Design CED, start of the top module:
module  CED(
	input  clk,
	input  rst,
	input  enable,
	output reg ird,
	input  [7:0] idata,	
	output reg [13:0] iaddr,
	output reg cwr_mag_0,
	output reg [12:0] cdata_mag_wr0,
	output reg crd_mag_0,
	input  [12:0] cdata_mag_rd0,
	output reg [13:0] caddr_mag_0,
	output reg cwr_ang_0,
	output reg [12:0] cdata_ang_wr0,
	output reg crd_ang_0,
	input  [12:0] cdata_ang_rd0,
	output reg [13:0] caddr_ang_0,
	output reg cwr1,
	output reg [12:0] cdata_wr1,
	output reg crd1,
	input  [12:0] cdata_rd1,
	output reg [13:0] caddr_1,
	output reg cwr2,
	output reg [12:0] cdata_wr2,
	output reg [13:0] caddr_2,
	output reg done
);
reg [5:0] state,next_state,i;
reg [7:0] Grayscale_temp[0:8];
reg signed [12:0] magnitude_L0[0:8];
reg [12:0] angle_L0[0:8];
reg signed [12:0] Gx,Gy,magnitude;
reg signed [12:0] Gx_abs,Gy_abs;
reg [15:0] n,j;
reg [12:0]angle;
reg signed[28:0] Gy_temp,angle_tmp, Gy_temp1;
parameter INIT=5'd0,GRAYSCALE_ADDR=5'd1,WAIT=5'd2,GRAYSCALE_DATA=5'd3,
          LAYER0=5'd4,INIT1=5'd5,LAYER1_ADDR=5'd6,WAIT1=5'd7,LAYER1_DATA=5'd8,
		  LAYER1_DATA1=5'd9,NMS=5'd10,INIT2=5'd11,LAYER2_ADDR=5'd12,
		  WAIT2=5'd13,LAYER2_DATA=5'd14,LAYER2_DATA1=5'd15,HT=5'd16,FINISHED=5'd17;
always @(posedge clk or posedge rst ) begin
  if(rst) state<=INIT;
  else state<=next_state;
end
always @(*) begin
	case (state)
		INIT:begin
		  next_state=(enable)?GRAYSCALE_ADDR:INIT;
		end 
		GRAYSCALE_ADDR:begin
		  next_state=WAIT;
		end
        WAIT:begin
		   next_state=GRAYSCALE_DATA;
		end
        GRAYSCALE_DATA:begin
			next_state=(i>8)?LAYER0:GRAYSCALE_ADDR;  
		end
		LAYER0:begin
		   next_state=(j>15875)?INIT1:GRAYSCALE_ADDR;
		end
        INIT1:begin
          next_state=LAYER1_ADDR;
        end
        LAYER1_ADDR:begin
            next_state=WAIT1;
	    end 
        WAIT1:begin
		   if((n>0&&n<125)||(n%126==0)||(n%126==125)||(n>15750&&n<15875))next_state=LAYER1_DATA1;
		   else next_state=LAYER1_DATA;
		end
		LAYER1_DATA:begin
		  next_state=(i>8)?NMS:LAYER1_ADDR; 
		end
		LAYER1_DATA1:begin
          next_state=LAYER1_ADDR;
		end
        NMS:begin
		  next_state=(n>15875)?INIT2:LAYER1_ADDR;
		end
		INIT2:begin
		  next_state=LAYER2_ADDR;
		end
		LAYER2_ADDR:begin
		  next_state=WAIT2;
		end
		WAIT2:begin
		  if((n>0&&n<125)||(n%126==0)||(n%126==125)||(n>15750&&n<15875))next_state=LAYER2_DATA1;
		  else next_state=LAYER2_DATA;
		end
  ...
clock: 90.0 ns
lec_check: 0
cap_margin: 25
cell_pad_in_sites_detail_placement: 1
cell_pad_in_sites_global_placement: 2
core_margin: 5
core_utilization: 71
gpl_routability_driven: 0
hold_slack_margin: -0.08
max_routing_layer: met4
setup_slack_margin: 0.48
slew_margin: 20
run.sh (not shown) runs the stock make flow with config.mk's settings and CLKGATE_MAP_FILE=.
The starting point never finished: it broke off in 3_1_place_gp_skip_io.
Change:
CAP_MARGIN = 20   (was 25)
CELL_PAD_IN_SITES_DETAIL_PLACEMENT = not set   (was 1)
CELL_PAD_IN_SITES_GLOBAL_PLACEMENT = not set   (was 2)
CORE_UTILIZATION = 40   (was 71)
GPL_ROUTABILITY_DRIVEN = not set   (was 0)
MAX_ROUTING_LAYER = not set   (was met4)
SETUP_SLACK_MARGIN = not set   (was 0.48)
Outcome:
- The new run produced a clean layout
- synthesized cell count stays the same
- synthesized area is unchanged
- die size rose by about 70%

Setup of red:
CED again, from the RTL that the note above started with.
Settings: LEC_CHECK=0, ABC_AREA=1, CAP_MARGIN=40, CELL_PAD_IN_SITES_DETAIL_PLACEMENT=0, CORE_MARGIN=2, CORE_UTILIZATION=70, CTS_CLUSTER_DIAMETER=269, CTS_CLUSTER_SIZE=40, GPL_ROUTABILITY_DRIVEN=0, GPL_TIMING_DRIVEN=1, HOLD_SLACK_MARGIN=0.27, SETUP_SLACK_MARGIN=-0.37, SLEW_MARGIN=10, TNS_END_PERCENT=55; clock period 63.1 ns.
red never completed, since it errored out during clock tree synthesis (4_1_cts).
Input-level comparison between blue and red:
--- a/flow/config.mk
+++ b/flow/config.mk
@@ -10,10 +10,10 @@
 export CELL_PAD_IN_SITES_DETAIL_PLACEMENT = 0
-export CORE_MARGIN = 2
-export CORE_UTILIZATION = 70
-export CTS_CLUSTER_DIAMETER = 269
-export CTS_CLUSTER_SIZE = 40
+export CORE_MARGIN = 9
+export CORE_UTILIZATION = 72
+export CTS_CLUSTER_DIAMETER = 220
+export CTS_CLUSTER_SIZE = 99
 export GPL_ROUTABILITY_DRIVEN = 0
 export GPL_TIMING_DRIVEN = 1
-export HOLD_SLACK_MARGIN = 0.27
-export SETUP_SLACK_MARGIN = -0.37
+export PLACE_DENSITY = 0.39
+export SETUP_SLACK_MARGIN = 2.92
 export SLEW_MARGIN = 10
==> flow/constraint.sdc <==
create_clock -name core_clock -period 16.8 [get_ports {clk}]
set_input_delay 3.3600 -clock core_clock [delete_from_list [all_inputs] [get_ports {clk}]]
set_output_delay 3.3600 -clock core_clock [all_outputs]
set_load 0.01 [all_outputs]
### Flow results
Run status, blue: aborted in clock tree synthesis (4_1_cts), error DPL-0038. Summary of blue over red: post-placement worst setup slack went down by 49.48 ns; half-perimeter wire length of the detailed placement result picked up an extra 25%; chip area from the yosys synthesis statistics about even; die width went up about 3.7%; post-synthesis async set-or-reset flop share did not really move. blue vs. red: initial core utilization +2.4 points, number of top-level design ports barely changed, chip area increased by about 8% relative to the old numbers, total of buffers placed on input and output ports comparable. | floorplan row count | blue vs red | 2 lower |.
Edits applied to the flow inputs when going from blue to green:
--- a/flow/config.mk
+++ b/flow/config.mk
@@ -7,3 +7,2 @@
 export LEC_CHECK = 0
-export ABC_AREA = 1
 export CAP_MARGIN = 40
@@ -11,9 +10,8 @@
 export CORE_MARGIN = 9
-export CORE_UTILIZATION = 72
-export CTS_CLUSTER_DIAMETER = 220
-export CTS_CLUSTER_SIZE = 99
+export CORE_UTILIZATION = 51
+export CTS_CLUSTER_SIZE = 40
 export GPL_ROUTABILITY_DRIVEN = 0
-export GPL_TIMING_DRIVEN = 1
-export PLACE_DENSITY = 0.39
-export SETUP_SLACK_MARGIN = 2.92
+export GPL_TIMING_DRIVEN = 0
+export PLACE_DENSITY_LB_ADDON = 0.18
+export SETUP_SLACK_MARGIN = -0.37
 export SLEW_MARGIN = 10
==> flow/constraint.sdc <==
create_clock -name core_clock -period 48.2 [get_ports {clk}]
set_input_delay 9.6400 -clock core_clock [delete_from_list [all_inputs] [get_ports {clk}]]
set_output_delay 9.6400 -clock core_clock [all_outputs]
set_load 0.01 [all_outputs]
Notes after the runs:
The layout from green, despite a flow that completed every stage, fails the layout checks, with the failing checks listed as negative setup slack.
Compared green against blue; synthesized-area fraction occupied by adder cells within noise.
Looking at die area, green sits about 40% above blue.
Worst-case setup slack after placement is lower on blue
Between blue and green, share of the synthesized netlist area taken by xor and xnor gates decreased.

## north
CED again, from the RTL that the note above started with.
// CED
module  CED(
	input  clk,
	input  rst,
	input  enable,
	output reg ird,
	input  [7:0] idata,	
	output reg [13:0] iaddr,
	output reg cwr_mag_0,
	output reg [12:0] cdata_mag_wr0,
	output reg crd_mag_0,
	input  [12:0] cdata_mag_rd0,
	output reg [13:0] caddr_mag_0,
	output reg cwr_ang_0,
	output reg [12:0] cdata_ang_wr0,
	output reg crd_ang_0,
	input  [12:0] cdata_ang_rd0,
	output reg [13:0] caddr_ang_0,
	output reg cwr1,
	output reg [12:0] cdata_wr1,
	output reg crd1,
	input  [12:0] cdata_rd1,
	output reg [13:0] caddr_1,
	output reg cwr2,
	output reg [12:0] cdata_wr2,
	output reg [13:0] caddr_2,
	output reg done
);
Settings: LEC_CHECK=0, ABC_AREA=1, CAP_MARGIN=15, CELL_PAD_IN_SITES_DETAIL_PLACEMENT=2, CELL_PAD_IN_SITES_GLOBAL_PLACEMENT=1, CORE_MARGIN=2, CORE_UTILIZATION=41, GPL_ROUTABILITY_DRIVEN=0, GPL_TIMING_DRIVEN=0, PLACE_DENSITY_LB_ADDON=0.25, SETUP_SLACK_MARGIN=5.0, SLEW_MARGIN=0, TNS_END_PERCENT=25; clock period 63.8 ns.
Status: north FAILED at clock tree synthesis (tool error)
diff inputs: north => south
Settings: CTS_CLUSTER_SIZE newly set to 76; CELL_PAD_IN_SITES_DETAIL_PLACEMENT removed (was 2); CAP_MARGIN changed from 15 to 20; SLEW_MARGIN changed from 0 to 20; CTS_CLUSTER_DIAMETER newly set to 99; GPL_TIMING_DRIVEN removed (was 0); PLACE_DENSITY newly set to 0.35; CORE_UTILIZATION changed from 41 to 72; TNS_END_PERCENT removed (was 25); CELL_PAD_IN_SITES_GLOBAL_PLACEMENT removed (was 1); SETUP_SLACK_MARGIN removed (was 5.0); PLACE_DENSITY_LB_ADDON removed (was 0.25); the clock period (ns, I/O delays scaled along) changed from 63.8 to 56.8.
## What came out
- south failed in clock tree synthesis with DPL-0038.
- Compared south against north; area after synthesis within noise.
- Against north as the reference, south delivers a lower count of standard-cell rows.
- Taking north over south, the total placed instance area ratio works out to 0.851.
- Reported for south and north, number of buffers added on ports turned out identical to the last digit.
- In the tables for south and north, placeable core area reads lower with south.
- [compare] base=north new=south: flip-flop and latch count after synthesis neither gained nor lost much, die width shrank by 24%, starting density of the core higher, full die area went down by 43%, number of placed instances, taps included has increased.
Inputs modified between south and east:
Settings: GPL_ROUTABILITY_DRIVEN removed (was 0); CTS_CLUSTER_SIZE removed (was 76); PLACE_DENSITY removed (was 0.35); CTS_CLUSTER_DIAMETER changed from 99 to 260; CORE_UTILIZATION changed from 72 to 68; the clock period (ns, I/O delays scaled along) changed from 56.8 to 71.7.
==> results <==
When the final numbers for east and south were put side by side, the height of the die turned out to be greater in east.
Going from south to east, post-synth area from yosys stat held steady, horizontal die size went up 7.7 µm, worst slack after detailed placement now sits higher, starting density of the core now smaller, post-placement cell count shrank by 13%.
east completed; timing, DRC and antenna clean
east vs south: area of the chip up
Here is what was changed in the inputs of west compared with east.
Settings: CORE_UTILIZATION changed from 68 to 72; CTS_CLUSTER_DIAMETER removed (was 260); PLACE_DENSITY newly set to 0.6; the clock period (ns, I/O delays scaled along) changed from 71.7 to 124.0.
==> comparison <==
- Required time of the worst setup path for west: 52.29 ns up relative to east
- Cmp east and west / setup slack / lower: east
- For the initial antenna violation count, west came in 3 lower than east did.
- NOTE routed wire length east->west decreased slightly
- Comparing east and west, post-route minimum period is lower on east.
- Global-route usage: east and west compared, higher one is west
Setup changes, west to middle
Settings: putting CTS_CLUSTER_SIZE at 99 where nothing was set; putting PLACE_DENSITY_LB_ADDON at 0.09 where nothing was set; clearing PLACE_DENSITY, which used to be 0.6; putting CTS_CLUSTER_DIAMETER at 359 where nothing was set; swapping 124.0 for 34.4 in the clock period (ns, I/O delays scaled along).
==> results <==
- middle vs. west: placer congestion estimate now sits higher, mean post-synth cell area held.
- middle against west: synthesized cell count has remained practically unchanged; detailed placement HPWL rose 67000 µm; count of input and output buffers roughly the same; area of placed instances rose by 23%.
- FAIL middle @ clock tree synthesis: tool exited with error
- west went all the way through synthesis, placement and routing and the layout is clean on timing, DRC and antenna.
- Register bit total from synthesis came out exactly the same in west and middle.
- Setup slack after placement, west and middle, higher one = west.

Starting RTL as in the previous note.
Settings: LEC_CHECK=0, ABC_AREA=1, CAP_MARGIN=20, CORE_MARGIN=2, CORE_UTILIZATION=72, CTS_CLUSTER_DIAMETER=99, CTS_CLUSTER_SIZE=76, PLACE_DENSITY_LB_ADDON=0.28, SLEW_MARGIN=20; clock period 59.9 ns.
The first run never finished: it broke off in 4_1_cts with DPL-0038.
==> next run, changes <==
CORE_UTILIZATION = 66   (was 72)
CTS_CLUSTER_DIAMETER = unset   (was 99)
CTS_CLUSTER_SIZE = unset   (was 76)
HOLD_SLACK_MARGIN = 0.29   (was unset)
PLACE_DENSITY = 0.6   (was unset)
PLACE_DENSITY_LB_ADDON = unset   (was 0.28)
TNS_END_PERCENT = 70   (was unset)
clock period = 60.9 ns   (was 59.9 ns; I/O delays follow)
Result: The changed run failed in 5_1_grt on GRT-0116. Die area rose by 9.0%. Area after synthesis is unchanged. Synthesized cell count stays the same.
==> next run, changes <==
HOLD_SLACK_MARGIN = unset   (was 0.29)
TNS_END_PERCENT = unset   (was 70)
clock period = 75.3 ns   (was 60.9 ns; I/O delays follow)
Result: The new run finished with timing, DRC and antenna clean; synthesized area does not change; die size does not change; synthesized cell count is unchanged.

CED again, from the RTL that the note above started with.
clock: 48.2 ns
lec_check: 0
abc_area: 1
cap_margin: 40
cell_pad_in_sites_detail_placement: 2
core_margin: 4
core_utilization: 16
cts_cluster_size: 19
gpl_routability_driven: 0
gpl_timing_driven: 0
max_routing_layer: met4
place_density_lb_addon: 0.18
setup_slack_margin: -0.37
slew_margin: 10
tns_end_percent: 55
The starting point ran to the end with violations: setup timing.
Change:
==> flow/config.mk (replaced) <==
export PLATFORM = sky130hd
export DESIGN_NAME = CED
export DESIGN_NICKNAME = CED
export VERILOG_FILES = /design/flow/design.v
export SDC_FILE = /design/flow/constraint.sdc
export NUM_CORES = 4
export LEC_CHECK = 0
export ABC_AREA = 1
export CAP_MARGIN = 0
export CELL_PAD_IN_SITES_DETAIL_PLACEMENT = 2
export CELL_PAD_IN_SITES_GLOBAL_PLACEMENT = 2
export CORE_MARGIN = 4
export CORE_UTILIZATION = 72
export CTS_CLUSTER_SIZE = 62
export GPL_ROUTABILITY_DRIVEN = 1
export GPL_TIMING_DRIVEN = 0
export HOLD_SLACK_MARGIN = 0.08
export MAX_ROUTING_LAYER = met4
export MIN_ROUTING_LAYER = met2
export PLACE_DENSITY_LB_ADDON = 0.18
export SETUP_SLACK_MARGIN = -0.92
export SLEW_MARGIN = 10
export TNS_END_PERCENT = 55
==> flow/constraint.sdc (replaced) <==
create_clock -name core_clock -period 50.3 [get_ports {clk}]
set_input_delay 10.0600 -clock core_clock [delete_from_list [all_inputs] [get_ports {clk}]]
set_output_delay 10.0600 -clock core_clock [all_outputs]
set_load 0.01 [all_outputs]
=> The new run never finished: it broke off in 3_1_place_gp_skip_io on FLW-0024; area after synthesis is unchanged; synthesized cell count stays the same; die area falls by well over a third.
Change:
==> flow/config.mk (replaced) <==
export PLATFORM = sky130hd
export DESIGN_NAME = CED
export DESIGN_NICKNAME = CED
export VERILOG_FILES = /design/flow/design.v
export SDC_FILE = /design/flow/constraint.sdc
export NUM_CORES = 4
export LEC_CHECK = 0
export ABC_AREA = 1
export CAP_MARGIN = 40
export CELL_PAD_IN_SITES_DETAIL_PLACEMENT = 2
export CORE_MARGIN = 4
export CORE_UTILIZATION = 16
export CTS_CLUSTER_SIZE = 44
export GPL_ROUTABILITY_DRIVEN = 0
export GPL_TIMING_DRIVEN = 0
export HOLD_SLACK_MARGIN = 0.08
export MAX_ROUTING_LAYER = met4
export PLACE_DENSITY_LB_ADDON = 0.18
export SETUP_SLACK_MARGIN = -0.37
export SLEW_MARGIN = 10
export TNS_END_PERCENT = 55
=> This time the run finished but fails on setup timing. Synthesized cell count is unchanged. Synthesized area is unchanged. Die area rose to 4.4 times its value.
Change:
==> flow/config.mk (replaced) <==
export PLATFORM = sky130hd
export DESIGN_NAME = CED
export DESIGN_NICKNAME = CED
export VERILOG_FILES = /design/flow/design.v
export SDC_FILE = /design/flow/constraint.sdc
export NUM_CORES = 4
export LEC_CHECK = 0
export ABC_AREA = 1
export CAP_MARGIN = 40
export CELL_PAD_IN_SITES_DETAIL_PLACEMENT = 0
export CORE_MARGIN = 9
export CORE_UTILIZATION = 72
export CTS_CLUSTER_DIAMETER = 220
export CTS_CLUSTER_SIZE = 99
export GPL_ROUTABILITY_DRIVEN = 0
export GPL_TIMING_DRIVEN = 1
export HOLD_SLACK_MARGIN = -0.07
export PLACE_DENSITY_LB_ADDON = 0.18
export SETUP_SLACK_MARGIN = 2.92
export SLEW_MARGIN = 10
export TNS_END_PERCENT = 55
==> flow/constraint.sdc (replaced) <==
create_clock -name core_clock -period 16.8 [get_ports {clk}]
set_input_delay 3.3600 -clock core_clock [delete_from_list [all_inputs] [get_ports {clk}]]
set_output_delay 3.3600 -clock core_clock [all_outputs]
set_load 0.01 [all_outputs]
Outcome: With this change the flow ended with an error in 4_1_cts. Area after synthesis does not change. Synthesized cell count stays the same. Die size goes down by 75%.
Change:
==> flow/config.mk (replaced) <==
export PLATFORM = sky130hd
export DESIGN_NAME = CED
export DESIGN_NICKNAME = CED
export VERILOG_FILES = /design/flow/design.v
export SDC_FILE = /design/flow/constraint.sdc
export NUM_CORES = 4
export LEC_CHECK = 0
export ABC_AREA = 1
export CAP_MARGIN = 40
export CELL_PAD_IN_SITES_DETAIL_PLACEMENT = 0
export CORE_MARGIN = 2
export CORE_UTILIZATION = 70
export CTS_CLUSTER_SIZE = 40
export GPL_ROUTABILITY_DRIVEN = 0
export GPL_TIMING_DRIVEN = 1
export HOLD_SLACK_MARGIN = 0.29
export SETUP_SLACK_MARGIN = 1.92
export SLEW_MARGIN = 10
export TNS_END_PERCENT = 55
==> flow/constraint.sdc (replaced) <==
create_clock -name core_clock -period 63.9 [get_ports {clk}]
set_input_delay 12.7800 -clock core_clock [delete_from_list [all_inputs] [get_ports {clk}]]
set_output_delay 12.7800 -clock core_clock [all_outputs]
set_load 0.01 [all_outputs]
Outcome: With this change the flow did not get past 5_1_grt; die size falls by a little under a tenth; area after synthesis stays the same; synthesized cell count is unchanged.
Change:
--- a/flow/config.mk
+++ b/flow/config.mk
@@ -9,11 +9,12 @@
 export CAP_MARGIN = 40
 export CELL_PAD_IN_SITES_DETAIL_PLACEMENT = 0
-export CORE_MARGIN = 2
-export CORE_UTILIZATION = 70
-export CTS_CLUSTER_SIZE = 40
+export CORE_MARGIN = 9
+export CORE_UTILIZATION = 72
+export CTS_CLUSTER_DIAMETER = 398
+export CTS_CLUSTER_SIZE = 99
 export GPL_ROUTABILITY_DRIVEN = 0
 export GPL_TIMING_DRIVEN = 1
-export HOLD_SLACK_MARGIN = 0.29
-export SETUP_SLACK_MARGIN = 1.92
+export PLACE_DENSITY = 0.39
+export SETUP_SLACK_MARGIN = 2.92
 export SLEW_MARGIN = 10
 export TNS_END_PERCENT = 55
==> flow/constraint.sdc (replaced) <==
create_clock -name core_clock -period 16.8 [get_ports {clk}]
set_input_delay 3.3600 -clock core_clock [delete_from_list [all_inputs] [get_ports {clk}]]
set_output_delay 3.3600 -clock core_clock [all_outputs]
set_load 0.01 [all_outputs]
=> The changed run failed in 4_1_cts. Area after synthesis does not change. Die size rose by 7.6%. Synthesized cell count stays the same.
